== alpha ==
## PIPELINE
module PIPELINE(input clk,
                input rst,
                input btn,
                input on,
                output [31:0] imem_addr,
                input  [31:0] imem_data,
                output [31:0] dmem_addr,
                output [31:0] dmem_wdata,
                output        dmem_we,
                output        dmem_re,
                input  [31:0] dmem_rdata,
                output        wb_we,
                output [4:0]  wb_reg,
                output [31:0] wb_data);
clock: 5.84 ns
lec_check: 0
abc_area: 1
cap_margin: 20
cell_pad_in_sites_detail_placement: 0
core_margin: 5
core_utilization: 57
gpl_routability_driven: 0
min_routing_layer: met2
setup_slack_margin: -0.43
slew_margin: 20
tns_end_percent: 75
run.sh (not shown) runs the stock make flow with config.mk's settings and CLKGATE_MAP_FILE=.
alpha: it failed during global routing, and the tool reported GRT-0116.
Here is what was changed in the inputs of beta compared with alpha.
Settings: clearing MIN_ROUTING_LAYER, which used to be met2; swapping 5 for 2 in CORE_MARGIN; clearing SETUP_SLACK_MARGIN, which used to be -0.43; swapping 57 for 59 in CORE_UTILIZATION; clearing GPL_ROUTABILITY_DRIVEN, which used to be 0; clearing CELL_PAD_IN_SITES_DETAIL_PLACEMENT, which used to be 0; clearing ABC_AREA, which used to be 1; clearing TNS_END_PERCENT, which used to be 75; swapping 5.84 for 3.84 in the clock period (ns, I/O delays scaled along).
[summary]
- beta had finished all stages when the layout checks came back failing, citing negative setup slack.
- Taking alpha as the reference, in beta die size shows a reduction of 0.013 mm²; worst-case setup slack after placement shows a reduction of 2270 ps; instance count of the mapped netlist shows a reduction of 2,968; cell count in the Yosys report shows a reduction of 2,968; core utilization before placement shows an increase of 2.2 points.
- Largest combinational cell category by area: multiplexers -> beta, AND-OR/OR-AND gates -> alpha
- Per the comparison of beta with alpha, area of the mapped netlist has decreased; xor-xnor portion of the synthesized cell area +0.51 points; overall die height now smaller.
Changes in gamma relative to beta:
Settings: swapping 59 for 61 in CORE_UTILIZATION; swapping 3.84 for 4.98 in the clock period (ns, I/O delays scaled along).
Notes after the runs:
In gamma the implementation completed, yet the final layout does not meet the checks, the culprit being negative setup slack.
[compare] base=beta new=gamma: number of non-clock buffers went down; routability congestion estimate from global placement went down; fraction of met1 tracks used by global routing went up.
[gamma] routed via count fell about 1.8% relative to beta
gamma vs beta, fraction of power consumed by combinational cells went down by 1.9 points.
Per the comparison of gamma with beta, total wire length after detailed routing decreased by 2.7% relative to the old numbers; post-CTS setup buffer count shrank by 20; final cycle utilization of the critical path has decreased.
gamma vs beta: worst setup slack up

---

PIPELINE again, from the RTL that the note above started with.
## PIPELINE
module PIPELINE(input clk,
                input rst,
                input btn,
                input on,
                output [31:0] imem_addr,
                input  [31:0] imem_data,
                output [31:0] dmem_addr,
                output [31:0] dmem_wdata,
                output        dmem_we,
                output        dmem_re,
                input  [31:0] dmem_rdata,
                output        wb_we,
                output [4:0]  wb_reg,
                output [31:0] wb_data);
clock: 6.5 ns
lec_check: 0
cap_margin: 0
core_margin: 2
core_utilization: 40
gpl_timing_driven: 0
hold_slack_margin: 0.18
min_routing_layer: met2
place_density_lb_addon: 0.07
slew_margin: 30
The starting point finished but failed the layout checks on setup timing.
Next try:
CAP_MARGIN = 20   (was 0)
CORE_UTILIZATION = 72   (was 40)
CTS_CLUSTER_DIAMETER = 376   (was default)
CTS_CLUSTER_SIZE = 15   (was default)
GPL_TIMING_DRIVEN = default   (was 0)
HOLD_SLACK_MARGIN = default   (was 0.18)
MIN_ROUTING_LAYER = default   (was met2)
SLEW_MARGIN = 20   (was 30)
clock period = 2.0 ns   (was 6.5 ns; I/O delays follow)
Outcome: The changed run never finished: it broke off in detailed placement, error DPL-0033; synthesized area stays the same; die area falls by 44%; synthesized cell count stays the same.
Next try:
CTS_CLUSTER_DIAMETER = default   (was 376)
CTS_CLUSTER_SIZE = default   (was 15)
PLACE_DENSITY_LB_ADDON = 0.0   (was 0.07)
SETUP_SLACK_MARGIN = 1.48   (was default)
clock period = 4.98 ns   (was 2.0 ns; I/O delays follow)
With this change the flow died in global routing on ODB-0269.
Die area stays the same.
Area after synthesis does not change.
Synthesized cell count is unchanged.
Next try:
CORE_UTILIZATION = 52   (was 72)
PLACE_DENSITY_LB_ADDON = default   (was 0.0)
SETUP_SLACK_MARGIN = default   (was 1.48)
clock period = 4.15 ns   (was 4.98 ns; I/O delays follow)
Outcome:
- The new run completed, yet does not pass: setup timing
- synthesized area does not change
- die size goes up by about 40%
- synthesized cell count stays the same
Next try:
CORE_UTILIZATION = 40   (was 52)
clock period = 6.25 ns   (was 4.15 ns; I/O delays follow)
With this change the flow went through all stages and came out clean.
Final area is lower by a few percent.
Synthesized cell count is unchanged.
Setup slack gets better by 1600 ps.
Clock skew came out higher by 14 ps.
Total power shrinks by a quarter to a third.
First-iteration DRC count goes down slightly.
Combinational power is lower by well over a third.
Global-route usage drops by 8.3 points.

---

Starting RTL as in the previous note.
==> flow/design.v (excerpt) <==
module PIPELINE(input clk,
                input rst,
                input btn,
                input on,
                output [31:0] imem_addr,
                input  [31:0] imem_data,
                output [31:0] dmem_addr,
                output [31:0] dmem_wdata,
                output        dmem_we,
                output        dmem_re,
                input  [31:0] dmem_rdata,
                output        wb_we,
                output [4:0]  wb_reg,
                output [31:0] wb_data);
==> flow/config.mk <==
export PLATFORM = sky130hd
export DESIGN_NAME = PIPELINE
export DESIGN_NICKNAME = PIPELINE
export VERILOG_FILES = /design/flow/design.v
export SDC_FILE = /design/flow/constraint.sdc
export NUM_CORES = 4
export LEC_CHECK = 0
export ABC_AREA = 1
export CAP_MARGIN = 20
export CELL_PAD_IN_SITES_DETAIL_PLACEMENT = 1
export CELL_PAD_IN_SITES_GLOBAL_PLACEMENT = 2
export CORE_MARGIN = 2
export CORE_UTILIZATION = 25
export CTS_CLUSTER_DIAMETER = 337
export HOLD_SLACK_MARGIN = -0.1
export MAX_ROUTING_LAYER = met5
export PLACE_DENSITY_LB_ADDON = 0.01
export SLEW_MARGIN = 5
export TNS_END_PERCENT = 25
==> flow/constraint.sdc <==
create_clock -name core_clock -period 4.6 [get_ports {clk}]
set_input_delay 0.9200 -clock core_clock [delete_from_list [all_inputs] [get_ports {clk}]]
set_output_delay 0.9200 -clock core_clock [all_outputs]
set_load 0.01 [all_outputs]
Next try:
==> flow/config.mk (replaced) <==
export PLATFORM = sky130hd
export DESIGN_NAME = PIPELINE
export DESIGN_NICKNAME = PIPELINE
export VERILOG_FILES = /design/flow/design.v
export SDC_FILE = /design/flow/constraint.sdc
export NUM_CORES = 4
export LEC_CHECK = 0
export ABC_AREA = 0
export CAP_MARGIN = 20
export CELL_PAD_IN_SITES_DETAIL_PLACEMENT = 0
export CORE_MARGIN = 2
export CORE_UTILIZATION = 72
export CTS_CLUSTER_SIZE = 41
export MAX_ROUTING_LAYER = met4
export PLACE_DENSITY_LB_ADDON = 0.01
export SETUP_SLACK_MARGIN = -0.14
export SLEW_MARGIN = 25
export TNS_END_PERCENT = 80
Outcome: This time the run ended with an error in 5_1_grt on ODB-0269; die area fell by 66%; synthesized cell count drops by 35%; synthesized area is lower by 3.7%.
Next try:
--- a/flow/config.mk
+++ b/flow/config.mk
@@ -11,3 +11,3 @@
 export CORE_MARGIN = 2
-export CORE_UTILIZATION = 72
+export CORE_UTILIZATION = 66
 export CTS_CLUSTER_SIZE = 41
@@ -15,3 +15,2 @@
 export PLACE_DENSITY_LB_ADDON = 0.01
-export SETUP_SLACK_MARGIN = -0.14
 export SLEW_MARGIN = 25
Now the flow completed and failed the layout checks on negative setup slack.
Area after synthesis stays the same.
Synthesized cell count is unchanged.
Die area increases by 9.0%.
Next try:
==> flow/config.mk (replaced) <==
export PLATFORM = sky130hd
export DESIGN_NAME = PIPELINE
export DESIGN_NICKNAME = PIPELINE
export VERILOG_FILES = /design/flow/design.v
export SDC_FILE = /design/flow/constraint.sdc
export NUM_CORES = 4
export LEC_CHECK = 0
export CAP_MARGIN = 20
export CORE_MARGIN = 2
export CORE_UTILIZATION = 57
export SLEW_MARGIN = 20
==> flow/constraint.sdc (replaced) <==
create_clock -name core_clock -period 4.07 [get_ports {clk}]
set_input_delay 0.8140 -clock core_clock [delete_from_list [all_inputs] [get_ports {clk}]]
set_output_delay 0.8140 -clock core_clock [all_outputs]
set_load 0.01 [all_outputs]
After rerunning: The new run ran to the end with violations: negative setup slack. Final area rose by 2.3%. Final cell count goes up by 5.6%. Total power grows by 13%.

---

== exp/juniper ==
Starting RTL as in the previous note.
Settings: LEC_CHECK=0, ABC_AREA=0, CAP_MARGIN=20, CELL_PAD_IN_SITES_DETAIL_PLACEMENT=0, CORE_ASPECT_RATIO=0.52, CORE_MARGIN=2, CORE_UTILIZATION=70, CTS_CLUSTER_SIZE=41, MAX_ROUTING_LAYER=met4, PLACE_DENSITY_LB_ADDON=0.01, SETUP_SLACK_MARGIN=1.35, SLEW_MARGIN=25, TNS_END_PERCENT=80; clock period 4.6 ns.
What the final checks of exp/juniper revealed, after a flow that finished every stage, was a layout that fails on negative setup slack.
Edits applied to the flow inputs when going from exp/juniper to exp/raven:
# exp/juniper
export LEC_CHECK = 0
export ABC_AREA = 0
export CAP_MARGIN = 20
export CELL_PAD_IN_SITES_DETAIL_PLACEMENT = 0
export CORE_ASPECT_RATIO = 0.52
export CORE_MARGIN = 2
export CORE_UTILIZATION = 70
export CTS_CLUSTER_SIZE = 41
export MAX_ROUTING_LAYER = met4
export PLACE_DENSITY_LB_ADDON = 0.01
export SETUP_SLACK_MARGIN = 1.35
export SLEW_MARGIN = 25
export TNS_END_PERCENT = 80
create_clock -name core_clock -period 4.6 [get_ports {clk}]
# exp/raven
export LEC_CHECK = 0
export CAP_MARGIN = 20
export CORE_MARGIN = 2
export CORE_UTILIZATION = 40
export SLEW_MARGIN = 20
create_clock -name core_clock -period 3.47 [get_ports {clk}]
Findings:
Delta (exp/raven minus exp/juniper): sequential cell area closely matched the old numbers, routability congestion estimate from global placement lost 11%, sequential power now larger. Ran to the end and failed final checks on negative setup slack: exp/raven. Looking at exp/juniper and exp/raven, the register clock-pin slew on the reported worst setup and hold paths is a wash. Relative to exp/juniper, the minimum clock period after layout of exp/raven is lower by 0.43 ns. | final instance count without filler cells | exp/raven vs exp/juniper | 1,109 higher |. Sort exp/juniper and exp/raven by clock power share, descending, and exp/raven comes first. Number of antenna violations at the first check in global routing delta for exp/raven relative to exp/juniper: 14 lower. Between exp/juniper and exp/raven, the power consumed by combinational cells is higher for exp/raven. Reported leakage power in exp/raven vs exp/juniper: up 0.56 nW. In exp/raven, post-route worst hold slack is lower than in exp/juniper.
> inputs changed (exp/raven -> exp/cedar)
# exp/raven
export LEC_CHECK = 0
export CAP_MARGIN = 20
export CORE_MARGIN = 2
export CORE_UTILIZATION = 40
export SLEW_MARGIN = 20
create_clock -name core_clock -period 3.47 [get_ports {clk}]
# exp/cedar
export LEC_CHECK = 0
export CAP_MARGIN = 20
export CORE_MARGIN = 2
export CORE_UTILIZATION = 41
export SLEW_MARGIN = 20
create_clock -name core_clock -period 6.25 [get_ports {clk}]
## What came out
- exp/cedar: no failed stages, no open violations at the end
- Going from exp/raven to exp/cedar, wire length of the first global-routing pass shrinks by about 3.7%.
- Measured against exp/raven, the number of buffers outside the clock class in the layout of exp/cedar comes out at 0.40 times the reference value.
- | insertion delay of the later-clocked pin in the worst-skew pair | higher: exp/raven |
- From exp/raven to exp/cedar the numbers moved as follows: post-layout utilization of the core fell 2.5 points, slack of the critical path climbed 2.37 ns, setup TNS higher, leakage power total down 11%.
- Between exp/raven and exp/cedar, the flow reports overall die area decreasing by a few percent.
- exp/raven reports its class of the tightest hold or removal check as in2reg while exp/cedar reports reg2reg.
- Cmp exp/cedar vs exp/raven: proportion of power drawn by the clock network higher in exp/cedar
- Post-route total power down about 46% in exp/cedar wrt exp/raven
Setup changes, exp/cedar to exp/sierra
# exp/cedar
export LEC_CHECK = 0
export CAP_MARGIN = 20
export CORE_MARGIN = 2
export CORE_UTILIZATION = 41
export SLEW_MARGIN = 20
create_clock -name core_clock -period 6.25 [get_ports {clk}]
# exp/sierra
export LEC_CHECK = 0
export ABC_AREA = 1
export CAP_MARGIN = 20
export CORE_MARGIN = 2
export CORE_UTILIZATION = 57
export CTS_CLUSTER_SIZE = 94
export SLEW_MARGIN = 20
create_clock -name core_clock -period 3.47 [get_ports {clk}]
==> results <==
- Delta (exp/sierra minus exp/cedar): detailed-router iteration count before antenna repair now sits higher; total of fill cells in the finished design now smaller; worst path setup slack after routing fell by 0.98 ns.
- The final reports for exp/sierra and exp/cedar show number of clock buffers inserted by TritonCTS lower in the former.
- exp/sierra: flow complete, layout not clean; failing: negative setup slack
- For aggregate routed wire length, dividing the value from exp/cedar by the value from exp/sierra gives 0.75.
- For standard cell area after detailed placement, dividing the value from exp/cedar by the value from exp/sierra gives 0.928.
- Die size: exp/sierra is under exp/cedar
- On overall power, the higher figure sits with exp/sierra, not exp/cedar.
- Comparing exp/cedar and exp/sierra, clock network power share is lower on exp/sierra.
- The lower worst path required time came out of exp/sierra.
- Compared to exp/cedar, exp/sierra has data arrival time at the worst-slack endpoint 1.78 ns lower.
No activity file was given, so power comes from the tool's default toggle rates.
